==> inputs of run X <==
// labyrinth_car
module labyrinth_car
(
	input  		 clk	,
	input  		 rst	,	 
	input  		 echoR,
	input  		 echoL,
	input  		 echoM,
	output 		 trigR,	 
	output 		 trigL,
	output 		 trigM,
	output 		 Tx	,
	output [3:0] motors_PWM,
	output 		 led,
	output 		 buzzer
);
export LEC_CHECK = 0
export ABC_AREA = 1
export CAP_MARGIN = 20
export CORE_ASPECT_RATIO = 0.9
export CORE_MARGIN = 2
export CORE_UTILIZATION = 72
export CTS_CLUSTER_DIAMETER = 181
export GPL_ROUTABILITY_DRIVEN = 0
export PLACE_DENSITY_LB_ADDON = 0.14
export SETUP_SLACK_MARGIN = 1.27
export SLEW_MARGIN = 20
create_clock -name core_clock -period 4.46 [get_ports {clk}]
run.sh (not shown) runs the stock make flow with config.mk's settings and CLKGATE_MAP_FILE=.
==> run D: changes against run X <==
==> flow/config.mk (replaced) <==
export PLATFORM = sky130hd
export DESIGN_NAME = labyrinth_car
export DESIGN_NICKNAME = labyrinth_car
export VERILOG_FILES = /design/flow/design.v
export SDC_FILE = /design/flow/constraint.sdc
export NUM_CORES = 4
export LEC_CHECK = 0
export CAP_MARGIN = 20
export CORE_MARGIN = 2
export CORE_UTILIZATION = 67
export SLEW_MARGIN = 20
==> flow/constraint.sdc (replaced) <==
create_clock -name core_clock -period 6.74 [get_ports {clk}]
set_input_delay 1.3480 -clock core_clock [delete_from_list [all_inputs] [get_ports {clk}]]
set_output_delay 1.3480 -clock core_clock [all_outputs]
set_load 0.01 [all_outputs]
==> run E: changes against run X <==
==> flow/config.mk (replaced) <==
export PLATFORM = sky130hd
export DESIGN_NAME = labyrinth_car
export DESIGN_NICKNAME = labyrinth_car
export VERILOG_FILES = /design/flow/design.v
export SDC_FILE = /design/flow/constraint.sdc
export NUM_CORES = 4
export LEC_CHECK = 0
export CAP_MARGIN = 20
export CORE_MARGIN = 2
export CORE_UTILIZATION = 72
export PLACE_DENSITY = 0.92
export SLEW_MARGIN = 20
==> flow/constraint.sdc (replaced) <==
create_clock -name core_clock -period 8.06 [get_ports {clk}]
set_input_delay 1.6120 -clock core_clock [delete_from_list [all_inputs] [get_ports {clk}]]
set_output_delay 1.6120 -clock core_clock [all_outputs]
set_load 0.01 [all_outputs]
==> results <==
item                                                                             run X         run D         run E
Run status                                                    finished with violations  timing/DRC/antenna clean  timing/DRC/antenna clean
Layout check failures                                                     setup timing             -             -
Clock-net power                                                                3030 uW       2000 uW       1770 uW
MUX area fraction                                                                    0        0.0301        0.0301
Met1 layer usage reported by global route                                        0.416         0.380         0.389
Area fraction in full adders, half adders and majority gates                     0.156         0.157         0.157
Met3 routed wirelength                                                         4.19 mm       2.27 mm       3.31 mm
Worst setup path startpoint                                                 AK.duty[9]   AK.duty[21]    AK.duty[2]
Syn Area/Cell                                                               7.21 sq um    8.34 sq um    8.34 sq um
Final routed wirelength across all metal layers                                51.7 mm       45.9 mm       49.0 mm
Net Sw Power                                                                   1410 uW        919 uW        767 uW
Endpoint of the worst setup timing path                                      PWM.IN[1]     PWM.IN[3]     PWM.IN[0]
Average wire per standard cell                                            15.9 microns  16.3 microns  17.5 microns
Combinational share of cell area                                                 0.557         0.588         0.587
Placement row count                                                                 58            63            61
Instance area after placement                                             0.0212 sq mm  0.0207 sq mm  0.0207 sq mm
Cell count after synthesis                                                       2,859         2,453         2,453
Fillers                                                                          1,824         2,399         1,779
Die Span X                                                                 182 microns   179 microns   173 microns
Number of iterations in the first detailed-routing pass                             10             8             6
Post-route cell area                                                      0.0227 sq mm  0.0219 sq mm  0.0219 sq mm
Die outline height                                                         164 microns   179 microns   173 microns
CP Data Arrival Time                                                           4.94 ns       5.39 ns       5.56 ns
Met2 Usage GRT                                                                   0.590         0.487         0.555


==> wip/lagoon: inputs <==
Starting RTL as in the previous note.
Settings: LEC_CHECK=0, ABC_AREA=1, CAP_MARGIN=20, CORE_MARGIN=2, CORE_UTILIZATION=71, CTS_CLUSTER_SIZE=15, PLACE_DENSITY_LB_ADDON=0.11, SETUP_SLACK_MARGIN=1.17, SLEW_MARGIN=20; clock period 3.96 ns.
==> inputs of wip/sierra, as changes to wip/lagoon <==
==> flow/config.mk (replaced) <==
export PLATFORM = sky130hd
export DESIGN_NAME = labyrinth_car
export DESIGN_NICKNAME = labyrinth_car
export VERILOG_FILES = /design/flow/design.v
export SDC_FILE = /design/flow/constraint.sdc
export NUM_CORES = 4
export LEC_CHECK = 0
export CAP_MARGIN = 20
export CORE_MARGIN = 2
export CORE_UTILIZATION = 70
export SETUP_SLACK_MARGIN = 1.96
export SLEW_MARGIN = 20
==> flow/constraint.sdc (replaced) <==
create_clock -name core_clock -period 6.74 [get_ports {clk}]
set_input_delay 1.3480 -clock core_clock [delete_from_list [all_inputs] [get_ports {clk}]]
set_output_delay 1.3480 -clock core_clock [all_outputs]
set_load 0.01 [all_outputs]
==> notes <==
Non-clock buffer count: wip/sierra is lower than wip/lagoon (76). wip/sierra passed the timing, DRC and antenna checks. wip/lagoon finished with setup timing left. In wip/sierra the via count is smaller than in wip/lagoon, by about 12%. Against wip/sierra, the synthesized cell count of wip/lagoon is larger by 17%. Of wip/lagoon and wip/sierra, wip/lagoon has the higher first-iteration DRC count (gap about 25%, measured against wip/sierra).


==> v25 <==
labyrinth_car again, from the RTL that the note above started with.
make LEC_CHECK=0 ABC_AREA=1 CAP_MARGIN=20 CORE_ASPECT_RATIO=0.83 CORE_MARGIN=2 CORE_UTILIZATION=72 CTS_CLUSTER_DIAMETER=143 GPL_ROUTABILITY_DRIVEN=0 PLACE_DENSITY_LB_ADDON=0.28 SETUP_SLACK_MARGIN=0.7 SLEW_MARGIN=20 finish   # period 3.79 ns
==> v37 (differences from v25) <==
Settings changed: CORE_ASPECT_RATIO 0.83 to unset, CORE_UTILIZATION 72 to 62, CTS_CLUSTER_DIAMETER 143 to unset, GPL_ROUTABILITY_DRIVEN 0 to unset, PLACE_DENSITY set to 0.38, PLACE_DENSITY_LB_ADDON 0.28 to unset, SETUP_SLACK_MARGIN 0.7 to unset.
==> flow/constraint.sdc (replaced) <==
create_clock -name core_clock -period 6.12 [get_ports {clk}]
set_input_delay 1.2240 -clock core_clock [delete_from_list [all_inputs] [get_ports {clk}]]
set_output_delay 1.2240 -clock core_clock [all_outputs]
set_load 0.01 [all_outputs]
==> v36 (differences from v25) <==
Settings changed: ABC_AREA 1 to unset, CORE_ASPECT_RATIO 0.83 to unset, CTS_CLUSTER_DIAMETER 143 to unset, GPL_ROUTABILITY_DRIVEN 0 to unset, PLACE_DENSITY_LB_ADDON 0.28 to unset, SETUP_SLACK_MARGIN 0.7 to unset.
==> flow/constraint.sdc (replaced) <==
create_clock -name core_clock -period 8.07 [get_ports {clk}]
set_input_delay 1.6140 -clock core_clock [delete_from_list [all_inputs] [get_ports {clk}]]
set_output_delay 1.6140 -clock core_clock [all_outputs]
set_load 0.01 [all_outputs]
==> summary of the runs <==
- Sequential power: v36 is smaller than v37 (about 25%).
- v25 completed, yet does not pass: negative setup slack. v36 finished clean. v37 went through all stages and came out clean.
- Synthesized cell count is the same in v37 and v25.
- In v37 the utilization is lower than in v36, by 9.9 points.
- First-iteration DRC count: v25 > v36 > v37.
- Clock skew, highest first: v37, v25, v36.
- Between v25 and v37, the lower final cell count is in v37 (gap 0.75%, measured against v37).


==> job 9204: inputs <==
labyrinth_car again, from the RTL that the note above started with.
clock: 5.43 ns
lec_check: 0
cap_margin: 20
cell_pad_in_sites_detail_placement: 2
core_aspect_ratio: 1.57
core_margin: 4
core_utilization: 23
cts_cluster_size: 31
gpl_routability_driven: 0
gpl_timing_driven: 0
min_routing_layer: met1
place_density_lb_addon: 0.14
setup_slack_margin: 1.6
slew_margin: 10
tns_end_percent: 45
==> inputs of job 4090, as changes to job 9204 <==
ABC_AREA = 1   (was unset)
CELL_PAD_IN_SITES_DETAIL_PLACEMENT = unset   (was 2)
CORE_ASPECT_RATIO = unset   (was 1.57)
CORE_MARGIN = 2   (was 4)
CORE_UTILIZATION = 72   (was 23)
CTS_CLUSTER_SIZE = 95   (was 31)
GPL_ROUTABILITY_DRIVEN = unset   (was 0)
GPL_TIMING_DRIVEN = unset   (was 0)
MIN_ROUTING_LAYER = unset   (was met1)
PLACE_DENSITY_LB_ADDON = unset   (was 0.14)
SETUP_SLACK_MARGIN = unset   (was 1.6)
SLEW_MARGIN = 20   (was 10)
TNS_END_PERCENT = unset   (was 45)
==> flow/constraint.sdc (replaced) <==
create_clock -name core_clock -period 3.25 [get_ports {clk}]
set_input_delay 0.6500 -clock core_clock [delete_from_list [all_inputs] [get_ports {clk}]]
set_output_delay 0.6500 -clock core_clock [all_outputs]
set_load 0.01 [all_outputs]
==> inputs of job 680, as changes to job 9204 <==
CAP_MARGIN = 25   (was 20)
CELL_PAD_IN_SITES_DETAIL_PLACEMENT = 1   (was 2)
CORE_ASPECT_RATIO = unset   (was 1.57)
CORE_MARGIN = 7   (was 4)
CORE_UTILIZATION = 40   (was 23)
CTS_CLUSTER_SIZE = unset   (was 31)
MIN_ROUTING_LAYER = unset   (was met1)
PLACE_DENSITY_LB_ADDON = 0.25   (was 0.14)
SETUP_SLACK_MARGIN = unset   (was 1.6)
SLEW_MARGIN = 20   (was 10)
TNS_END_PERCENT = unset   (was 45)
==> flow/constraint.sdc (replaced) <==
create_clock -name core_clock -period 10.0 [get_ports {clk}]
set_input_delay 2.0000 -clock core_clock [delete_from_list [all_inputs] [get_ports {clk}]]
set_output_delay 2.0000 -clock core_clock [all_outputs]
set_load 0.01 [all_outputs]
==> flow_metrics.env <==
# physical design summary
export IMPL_power_total_mw=2.87
export IMPL_top_cell="dfxtp_1"
export IMPL_crit_buf_inv=2
export IMPL_status="complete, no violations"
export IMPL_synth_distinct_cells=98
export IMPL_wl_met3_mm=2.51
export IMPL_hold_path_startpoint="UART_Transmitter.r_SM_Main[1]$_DFF_P_"
export IMPL_ir_drop_uv=105
export IMPL_use_met1_pct=24.4
export IMPL_die_width_um=240
The numbers above come from job 680.

==> flow_metrics.env <==
# physical design summary
export IMPL_top_cell="dfxtp_1"
export IMPL_r2r_cells=23
export IMPL_use_met1_pct=15.8
export IMPL_pwr_share_clk_pct=50.8
export IMPL_r2r_end="PWM.IN[1]$_SDFF_PP0_"
export IMPL_initialDrtViolationCount=747
export IMPL_ir_drop_uv=194
export IMPL_power_total_mw=5.38
export IMPL_crit_arrival_ns=5.19
export IMPL_topCombFamilyByArea="simple AND/OR/NAND/NOR gates"
export IMPL_crit_buf_inv=5
export IMPL_wirelength_mm=72.9
export IMPL_status="complete, no violations"
export IMPL_critPathSlowestCell="fa_1"
export IMPL_seq_share_pct=27.4
export IMPL_top_usage_layer="met2"
export IMPL_synth_distinct_cells=98
export IMPL_relSlewSlack_pct=25.7
export IMPL_wl_met3_mm=2.16
export IMPL_clk_path_buf_depth=3
The numbers above come from job 9204.

==> flow_metrics.env <==
# physical design summary
export IMPL_finalWorstSetupSlack_ns=-1.15
export IMPL_leakagePower_nw=10.4
export IMPL_top_cell="nand2_1"
export IMPL_die_width_um=173
export IMPL_setup_viol_count_final=4
export IMPL_yosys_cells=2859
export IMPL_failed_checks="setup timing"
export IMPL_power_total_mw=8.49
export IMPL_status="finished with violations"
export IMPL_wl_met3_mm=4.05
export IMPL_synth_distinct_cells=61
export IMPL_hold_path_startpoint="UART_Transmitter.r_SM_Main[1]$_DFF_P_"
export IMPL_crit_buf_inv=3
The numbers above come from job 4090.



==> branch indigo <==
Starting RTL as in the previous note.
==> flow/config.mk <==
export PLATFORM = sky130hd
export DESIGN_NAME = labyrinth_car
export DESIGN_NICKNAME = labyrinth_car
export VERILOG_FILES = /design/flow/design.v
export SDC_FILE = /design/flow/constraint.sdc
export NUM_CORES = 4
export LEC_CHECK = 0
export ABC_AREA = 0
export CAP_MARGIN = 10
export CORE_ASPECT_RATIO = 0.79
export CORE_MARGIN = 10
export CORE_UTILIZATION = 49
export GPL_ROUTABILITY_DRIVEN = 1
export GPL_TIMING_DRIVEN = 1
export MAX_ROUTING_LAYER = met4
export SLEW_MARGIN = 20
==> flow/constraint.sdc <==
create_clock -name core_clock -period 10.0 [get_ports {clk}]
set_input_delay 2.0000 -clock core_clock [delete_from_list [all_inputs] [get_ports {clk}]]
set_output_delay 2.0000 -clock core_clock [all_outputs]
set_load 0.01 [all_outputs]
==> inputs of branch juniper, as changes to branch indigo <==
ABC_AREA = 1   (was 0)
CAP_MARGIN = 20   (was 10)
CORE_ASPECT_RATIO = not set   (was 0.79)
CORE_MARGIN = 2   (was 10)
CORE_UTILIZATION = 72   (was 49)
GPL_ROUTABILITY_DRIVEN = 0   (was 1)
GPL_TIMING_DRIVEN = not set   (was 1)
MAX_ROUTING_LAYER = not set   (was met4)
PLACE_DENSITY_LB_ADDON = 0.11   (was not set)
==> flow/constraint.sdc (replaced) <==
create_clock -name core_clock -period 3.87 [get_ports {clk}]
set_input_delay 0.7740 -clock core_clock [delete_from_list [all_inputs] [get_ports {clk}]]
set_output_delay 0.7740 -clock core_clock [all_outputs]
set_load 0.01 [all_outputs]
==> GITHUB_STEP_SUMMARY <==
### Metrics collected by this job

| Metric | Value |
|---|---|
| Area of the die | 30,000 um^2 |
| Adder Share, Synth | 15.6% |
| Core box area | 28,000 um^2 |
| Internal power | 5.51 mW |
| Cycle use final | 120% |
| Global-route wire length before repair | 88,800 um |
| RR Endpoint | PWM.IN[3] |
| Total combinational power | 0.313 mW |
| Fp util | 73.6% |
| Worst Setup EP | PWM.IN[3] |
| Blocking Checks | negative setup slack |
| Static Leakage | 10.2 nW |
| Status | finished with violations |
| Post-Synth XOR/XNOR Area | 4.46% |
| Seq area share | 27.9% |
| DP Area | 21,800 um^2 |
| Vias in the first global route | 19,379 |
| Setup violators final | 4 |
| PnR worst setup slack | -0.791 ns |
| Signal buffers | 126 |
The numbers above come from branch juniper.

==> GITHUB_STEP_SUMMARY <==
### Metrics collected by this job

| Metric | Value |
|---|---|
| Adder Share, Synth | 15.7% |
| PnR worst setup slack | 4.91 ns |
| Area of the die | 50,400 um^2 |
| Cycle use final | 50.9% |
| Seq area share | 29.3% |
| Static Leakage | 8.80 nW |
| Core box area | 41,200 um^2 |
| Signal buffers | 26 |
| Fp util | 49.6% |
| Total combinational power | 0.103 mW |
| RR Endpoint | PWM.IN[0] |
| DP Area | 20,900 um^2 |
| Internal power | 2.10 mW |
| Worst Setup EP | PWM.IN[0] |
| Status | timing/DRC/antenna clean |
| Post-Synth XOR/XNOR Area | 5.69% |
| Final WL | 48,000 um |
The numbers above come from branch indigo.



==> job 5737: inputs <==
Starting RTL as in the previous note.
Settings: LEC_CHECK=0, CAP_MARGIN=20, CELL_PAD_IN_SITES_DETAIL_PLACEMENT=1, CORE_ASPECT_RATIO=1.57, CORE_MARGIN=4, CORE_UTILIZATION=23, CTS_CLUSTER_SIZE=26, GPL_ROUTABILITY_DRIVEN=1, GPL_TIMING_DRIVEN=0, MIN_ROUTING_LAYER=met2, PLACE_DENSITY_LB_ADDON=0.14, SETUP_SLACK_MARGIN=-0.4, SLEW_MARGIN=10; clock period 5.43 ns.
==> job 6463 (differences from job 5737) <==
==> flow/config.mk (replaced) <==
export PLATFORM = sky130hd
export DESIGN_NAME = labyrinth_car
export DESIGN_NICKNAME = labyrinth_car
export VERILOG_FILES = /design/flow/design.v
export SDC_FILE = /design/flow/constraint.sdc
export NUM_CORES = 4
export LEC_CHECK = 0
export CAP_MARGIN = 20
export CORE_MARGIN = 2
export CORE_UTILIZATION = 72
export CTS_CLUSTER_SIZE = 25
export SETUP_SLACK_MARGIN = 0.71
export SLEW_MARGIN = 20
==> flow/constraint.sdc (replaced) <==
create_clock -name core_clock -period 6.74 [get_ports {clk}]
set_input_delay 1.3480 -clock core_clock [delete_from_list [all_inputs] [get_ports {clk}]]
set_output_delay 1.3480 -clock core_clock [all_outputs]
set_load 0.01 [all_outputs]
==> job 7615 (differences from job 5737) <==
==> flow/config.mk (replaced) <==
export PLATFORM = sky130hd
export DESIGN_NAME = labyrinth_car
export DESIGN_NICKNAME = labyrinth_car
export VERILOG_FILES = /design/flow/design.v
export SDC_FILE = /design/flow/constraint.sdc
export NUM_CORES = 4
export LEC_CHECK = 0
export ABC_AREA = 1
export CAP_MARGIN = 20
export CORE_MARGIN = 2
export CORE_UTILIZATION = 72
export CTS_CLUSTER_SIZE = 10
export PLACE_DENSITY = 0.36
export SLEW_MARGIN = 20
==> flow/constraint.sdc (replaced) <==
create_clock -name core_clock -period 3.25 [get_ports {clk}]
set_input_delay 0.6500 -clock core_clock [delete_from_list [all_inputs] [get_ports {clk}]]
set_output_delay 0.6500 -clock core_clock [all_outputs]
set_load 0.01 [all_outputs]
==> results <==
quantity	job 6463	job 5737	job 7615
Slew of the pin with the lowest slew margin	1.00 ns	1.11 ns	0.747 ns
Max Used Layer	met4	met5	met4
Synthesis-to-finish area growth	7.06%	15.4%	13.9%
Status	timing/DRC/antenna clean	timing/DRC/antenna clean	complete, but fails checks
Reasons for failing layout checks	-	-	negative setup slack
Worst IR drop on VDD	0.236 mV	0.189 mV	0.436 mV
Post-synth area from yosys stat	20500 um^2	20500 um^2	20600 um^2
Sequential share of the synthesized area	0.316	0.316	0.314
Clk power	2.02 mW	3.12 mW	3.91 mW
Routed met1 length	20100 um	0 um	21800 um
Area share of and-or/or-and cells after synthesis	0.161	0.161	0.138
Number of nets in the finished design	2626	2740	3226
Number of fill cells in the layout	1951	10500	1785
Detailed-route wire length per cell	16.5 um	19.3 um	16.0 um
Pin count of the biggest net entering global routing	123	13	57
Placeable core region	27900 um^2	88000 um^2	28000 um^2
Required time of the critical path	7.18 ns	5.92 ns	3.71 ns
NonClk Buf Share	0.0105	0.0273	0.0569
No activity file was given, so power comes from the tool's default toggle rates.
